==> v36: inputs <==
// WorkingFinal
module WorkingFinal(input clk, input reset, input wire[15:0] mem_rdata, output wire[15:0] mem_addr, output wire[15:0] mem_wdata, output wire mem_we, output wire halt);
make LEC_CHECK=0 CAP_MARGIN=20 CORE_ASPECT_RATIO=1.36 CORE_MARGIN=9 CORE_UTILIZATION=34 CTS_CLUSTER_DIAMETER=167 MIN_ROUTING_LAYER=met1 PLACE_DENSITY=0.5 SETUP_SLACK_MARGIN=0.12 SLEW_MARGIN=20 finish   # period 19.8 ns
run.sh (not shown) runs the stock make flow with config.mk's settings and CLKGATE_MAP_FILE=.
==> inputs of v3, as changes to v36 <==
Settings changed: ABC_AREA set to 1, CORE_ASPECT_RATIO 1.36 to unset, CORE_MARGIN 9 to 2, CORE_UTILIZATION 34 to 64, CTS_CLUSTER_DIAMETER 167 to unset, MIN_ROUTING_LAYER met1 to unset, PLACE_DENSITY 0.5 to unset, SETUP_SLACK_MARGIN 0.12 to unset.
==> flow/constraint.sdc (replaced) <==
create_clock -name core_clock -period 39.6 [get_ports {clk}]
set_input_delay 7.9200 -clock core_clock [delete_from_list [all_inputs] [get_ports {clk}]]
set_output_delay 7.9200 -clock core_clock [all_outputs]
set_load 0.01 [all_outputs]
==> inputs of v31, as changes to v36 <==
Settings changed: CELL_PAD_IN_SITES_DETAIL_PLACEMENT set to 0, CORE_ASPECT_RATIO 1.36 to unset, CORE_MARGIN 9 to 2, CORE_UTILIZATION 34 to 68, CTS_CLUSTER_DIAMETER 167 to unset, CTS_CLUSTER_SIZE set to 65, GPL_ROUTABILITY_DRIVEN set to 0, PLACE_DENSITY 0.5 to unset, SETUP_SLACK_MARGIN 0.12 to unset, TNS_END_PERCENT set to 100.
==> flow/constraint.sdc (replaced) <==
create_clock -name core_clock -period 18.7 [get_ports {clk}]
set_input_delay 3.7400 -clock core_clock [delete_from_list [all_inputs] [get_ports {clk}]]
set_output_delay 3.7400 -clock core_clock [all_outputs]
set_load 0.01 [all_outputs]
==> inputs of v14, as changes to v36 <==
Settings changed: ABC_AREA set to 1, CORE_ASPECT_RATIO 1.36 to unset, CORE_MARGIN 9 to 2, CORE_UTILIZATION 34 to 64, CTS_CLUSTER_DIAMETER 167 to unset, CTS_CLUSTER_SIZE set to 99, MIN_ROUTING_LAYER met1 to unset, PLACE_DENSITY 0.5 to unset, SETUP_SLACK_MARGIN 0.12 to unset.
==> flow/constraint.sdc (replaced) <==
create_clock -name core_clock -period 17.9 [get_ports {clk}]
set_input_delay 3.5800 -clock core_clock [delete_from_list [all_inputs] [get_ports {clk}]]
set_output_delay 3.5800 -clock core_clock [all_outputs]
set_load 0.01 [all_outputs]
==> comparison table <==
Result of the run: v14 aborted with a tool error; v36 failed layout checks; v31 aborted with a tool error; v3 no timing/DRC/antenna violations
Stage where the flow stopped: v14 global routing; v36 -; v31 global routing; v3 -
Layout check failures: v14 -; v36 setup timing; v31 -; v3 -
Top cell category: v14 -; v36 logic gates; v31 -; v3 logic gates
Fin Setup TNS: v14 -; v36 -111260 ps; v31 -; v3 0 ps
Launching element type of the critical path: v14 -; v36 flip-flop; v31 -; v3 flip-flop
Summed instance area of the synthesized netlist: v14 0.0226 mm2; v36 0.0238 mm2; v31 0.0238 mm2; v3 0.0226 mm2
Required time at the worst-slack endpoint: v14 -; v36 20270 ps; v31 -; v3 39860 ps
Count of non-filler cells in the finished layout: v14 -; v36 4588; v31 -; v3 3799
Core ar.: v14 0.0347 mm2; v36 0.0689 mm2; v31 0.0345 mm2; v3 0.0347 mm2
Area growth, synth to finish: v14 -; v36 40.6%; v31 -; v3 6.62%
Post-synth area from yosys stat: v14 0.0226 mm2; v36 0.0238 mm2; v31 0.0238 mm2; v3 0.0226 mm2
Non-clock inverter total of the final layout: v14 -; v36 119; v31 -; v3 484
# placed instances: v14 4226; v36 4446; v31 3940; v3 3759
Destination of the worst hold path: v14 -; v36 cc.curstate[1]; v31 -; v3 cc.aluop[5]
Antenna cells: v14 -; v36 2; v31 -; v3 4
Row count: v14 68; v36 112; v31 68; v3 68
Critical path endpoint category: v14 -; v36 flip-flop; v31 -; v3 flip-flop
Worst setup path end: v14 -; v36 HI.D4.Q; v31 -; v3 PC.D0.Q
ClkCell Share: v14 -; v36 1.92%; v31 -; v3 2.76%

========
==> run a <==
Starting RTL as in the previous note.
make LEC_CHECK=0 ABC_AREA=1 CAP_MARGIN=20 CORE_ASPECT_RATIO=0.83 CORE_MARGIN=4 CORE_UTILIZATION=58 CTS_CLUSTER_DIAMETER=383 GPL_ROUTABILITY_DRIVEN=1 MAX_ROUTING_LAYER=met4 PLACE_DENSITY_LB_ADDON=0.2 SLEW_MARGIN=25 finish   # period 44.3 ns
==> run b: changes against run a <==
ABC_AREA = unset   (was 1)
CORE_ASPECT_RATIO = unset   (was 0.83)
CORE_MARGIN = 2   (was 4)
CORE_UTILIZATION = 61   (was 58)
CTS_CLUSTER_DIAMETER = unset   (was 383)
GPL_ROUTABILITY_DRIVEN = unset   (was 1)
HOLD_SLACK_MARGIN = 0.3   (was unset)
MAX_ROUTING_LAYER = unset   (was met4)
PLACE_DENSITY_LB_ADDON = unset   (was 0.2)
SETUP_SLACK_MARGIN = -1.28   (was unset)
SLEW_MARGIN = 20   (was 25)
==> flow/constraint.sdc (replaced) <==
create_clock -name core_clock -period 24.3 [get_ports {clk}]
set_input_delay 4.8600 -clock core_clock [delete_from_list [all_inputs] [get_ports {clk}]]
set_output_delay 4.8600 -clock core_clock [all_outputs]
set_load 0.01 [all_outputs]
==> run c: changes against run a <==
CORE_ASPECT_RATIO = unset   (was 0.83)
CORE_MARGIN = 2   (was 4)
CTS_CLUSTER_DIAMETER = unset   (was 383)
GPL_ROUTABILITY_DRIVEN = unset   (was 1)
HOLD_SLACK_MARGIN = -0.08   (was unset)
MAX_ROUTING_LAYER = unset   (was met4)
PLACE_DENSITY_LB_ADDON = unset   (was 0.2)
SLEW_MARGIN = 20   (was 25)
==> flow/constraint.sdc (replaced) <==
create_clock -name core_clock -period 16.4 [get_ports {clk}]
set_input_delay 3.2800 -clock core_clock [delete_from_list [all_inputs] [get_ports {clk}]]
set_output_delay 3.2800 -clock core_clock [all_outputs]
set_load 0.01 [all_outputs]
==> summary of the runs <==
- Count of clock-buffer cells in the layout: run b is lower than run a (7).
- Of run a and run b, run b has the higher utilization (gap 18 points).
- Of run b and run a, run a has the higher clock skew (gap 29 ps).
- Run a ran to the end with no violations. Run c aborted during 5_1_grt. Run b finished with setup timing left.
- Of run b and run a, run b has the higher worst hold slack (gap 33 ps).
- Between run b and run a, the lower cell count is in run a (gap about 6%, measured against run a).
- Synthesized area is the same in run c and run a.
- In run a the critical path depth is higher than in run b, by 110.
- Against run b, the register-to-register slack of run a is better by 13000 ps.
- Die area: run b < run c < run a.
==> figures <==
                                                     run a                   run c                       run b
Slew margin rel.                                    0.2432                       -                     0.04254
Uppermost metal layer occupied by signal nets         met4                       -                        met5
Xor+xnor area frac                                 0.03173                 0.03173                     0.04388
Nets@finish                                           3570                       -                        3799
Final cell count without fillers                      3863                       -                        4104
Status                    no timing/DRC/antenna violations  stopped before the end  complete, but fails checks
Stage where the flow stopped                             -                 5_1_grt                           -
Reasons for failing layout checks                        -                       -                setup timing
Cells after Synth                                     3329                    3329                        2990
Post-synthesis chip area from yosys             22630 um^2              22630 um^2                  23750 um^2
Worst hold margin                                 453.9 ps                       -                    486.6 ps
Clock tree from TritonCTS                             done                       -                        done
Post-synthesis instance area                    22630 um^2              22630 um^2                  23750 um^2
Register area                                    5725 um^2                       -                   5727 um^2
Count of sequential standard cells                     238                       -                         238
Logic share of the area                             0.5988                       -                      0.5841
Launch point of the worst path                     cc.C[2]                       -             RegAluSrcC.D9.Q
X dimension of the die                            224.8 um                201.5 um                    201.3 um
Transition time of the tightest slew-check pin     1134 ps                       -                     1436 ps
Combinational Area                              14600 um^2                       -                  18330 um^2
Post-synth cell types                                   70                      70                          98
